red:
// TPU
module TPU(
    clk,
    rst_n,
    in_valid,
    K,
    M,
    N,
    busy,
    A_wr_en,
    A_index,
    A_data_in,
    A_data_out,
    B_wr_en,
    B_index,
    B_data_in,
    B_data_out,
    C_wr_en,
    C_index,
    C_data_in,
    C_data_out
);
Size: roughly 11000 cells after synthesis, roughly 1400 flip-flops, about 460 I/O pins, about 110000 um2 of cells after synthesis.
Settings: LEC_CHECK=0, CAP_MARGIN=20, CELL_PAD_IN_SITES_GLOBAL_PLACEMENT=1, CORE_ASPECT_RATIO=1.78, CORE_MARGIN=2, CORE_UTILIZATION=40, GPL_ROUTABILITY_DRIVEN=1, GPL_TIMING_DRIVEN=0, SETUP_SLACK_MARGIN=1.48, SLEW_MARGIN=20; clock period 10.0 ns.
run.sh (not shown) runs the stock make flow with config.mk's settings and CLKGATE_MAP_FILE=.
The following lists how blue was set up differently from red:
- CORE_ASPECT_RATIO no longer set, was 1.78
- GPL_ROUTABILITY_DRIVEN no longer set, was 1
- GPL_TIMING_DRIVEN no longer set, was 0
- CTS_CLUSTER_SIZE now 30, previously not set
- CELL_PAD_IN_SITES_GLOBAL_PLACEMENT no longer set, was 1
- CORE_UTILIZATION now 72, was 40
- SETUP_SLACK_MARGIN no longer set, was 1.48
- the clock period (ns, I/O delays scaled along) now 7.92, was 10.0
Notes after the runs:
Compared with red, blue is hungrier on power. Of blue and red, it is blue that has the higher tightest slew margin relative to the limit. The design area of blue was superior to that of red. From red to blue the numbers moved as follows: wire length the detailed router placed on met1 shrank by about 10%, register-to-register slack shrank by 960 ps, power consumed by sequential cells grew by 31%, clock power grew by 23%. blue finished all stages; however, its layout fails the closing checks, the failures being negative setup slack. The lower slew at the pin closest to its max-slew limit of red and blue is in blue. Summary — routed wire length, blue relative to red: lower, by 23%. A end point of the critical path of P20.mult_res[15] is what red shows, while P10.mult_res[15] belongs to blue.

* * *

Starting RTL as in the previous note.
Settings: LEC_CHECK=0, ABC_AREA=1, CAP_MARGIN=20, CELL_PAD_IN_SITES_GLOBAL_PLACEMENT=1, CORE_MARGIN=2, CORE_UTILIZATION=71, CTS_CLUSTER_DIAMETER=334, CTS_CLUSTER_SIZE=98, GPL_ROUTABILITY_DRIVEN=0, PLACE_DENSITY=0.39, SETUP_SLACK_MARGIN=1.39, SLEW_MARGIN=20; clock period 10.0 ns.
The baseline died in global placement without I/O.
Rerun with:
ABC_AREA = unset   (was 1)
CAP_MARGIN = 15   (was 20)
CELL_PAD_IN_SITES_GLOBAL_PLACEMENT = unset   (was 1)
CORE_UTILIZATION = 70   (was 71)
CTS_CLUSTER_DIAMETER = unset   (was 334)
CTS_CLUSTER_SIZE = unset   (was 98)
GPL_ROUTABILITY_DRIVEN = unset   (was 0)
MAX_ROUTING_LAYER = met4   (was unset)
PLACE_DENSITY = unset   (was 0.39)
SETUP_SLACK_MARGIN = 1.51   (was 1.39)
clock period = 5.56 ns   (was 10.0 ns; I/O delays follow)
Outcome:
- Now the flow completed, yet does not pass: negative setup slack
- die size is lower by 1.0%
- synthesized cell count is lower by about 23%
- area after synthesis is lower by about 2.4%
Rerun with:
CAP_MARGIN = 20   (was 15)
CORE_UTILIZATION = 11   (was 70)
MAX_ROUTING_LAYER = unset   (was met4)
SETUP_SLACK_MARGIN = unset   (was 1.51)
clock period = 12.8 ns   (was 5.56 ns; I/O delays follow)
=> With this change the flow passed the timing, design-rule and antenna checks. Total power is lower by about 60%. First-iteration DRC count is lower by about 40%. Via count is lower by 9.0%. Wire length is higher by 5.9%. Synthesized cell count does not change. Clock-buffer cell count is higher by 28. Sequential share of layout area is lower by 0.90 points. Global-route usage is lower by 33 points. Clock power is lower by about 50%. Die size is higher to 6.3 times its value. Design area is higher by about 3.4%.
Rerun with:
CORE_UTILIZATION = 71   (was 11)
CTS_CLUSTER_SIZE = 32   (was unset)
MAX_ROUTING_LAYER = met4   (was unset)
clock period = 8.37 ns   (was 12.8 ns; I/O delays follow)
What happened: This time the run produced a layout that fails on negative setup slack. Routed wire length shrinks by 15%. Non-clock buffer count grows by 285. Setup slack got worse by 1.8 ns. Die area shrinks by 84%. Synthesized area is unchanged. Global-route usage goes up by 31 points. Cell area went down by 8.1%.
Rerun with:
CAP_MARGIN = 15   (was 20)
CORE_UTILIZATION = 72   (was 71)
CTS_CLUSTER_DIAMETER = 28   (was unset)
HOLD_SLACK_MARGIN = -0.08   (was unset)
SETUP_SLACK_MARGIN = 1.67   (was unset)
clock period = 5.74 ns   (was 8.37 ns; I/O delays follow)
Effect: The new run completed and failed the layout checks on negative setup slack; final cell count went up by a few percent; final area went up by roughly a tenth; register-to-register slack degrades by 1.3 ns; critical path depth stays the same; hold slack degrades by 0.34 ns; worst setup slack degrades by 1.3 ns.
Power is estimated from default activity; no workload was simulated.
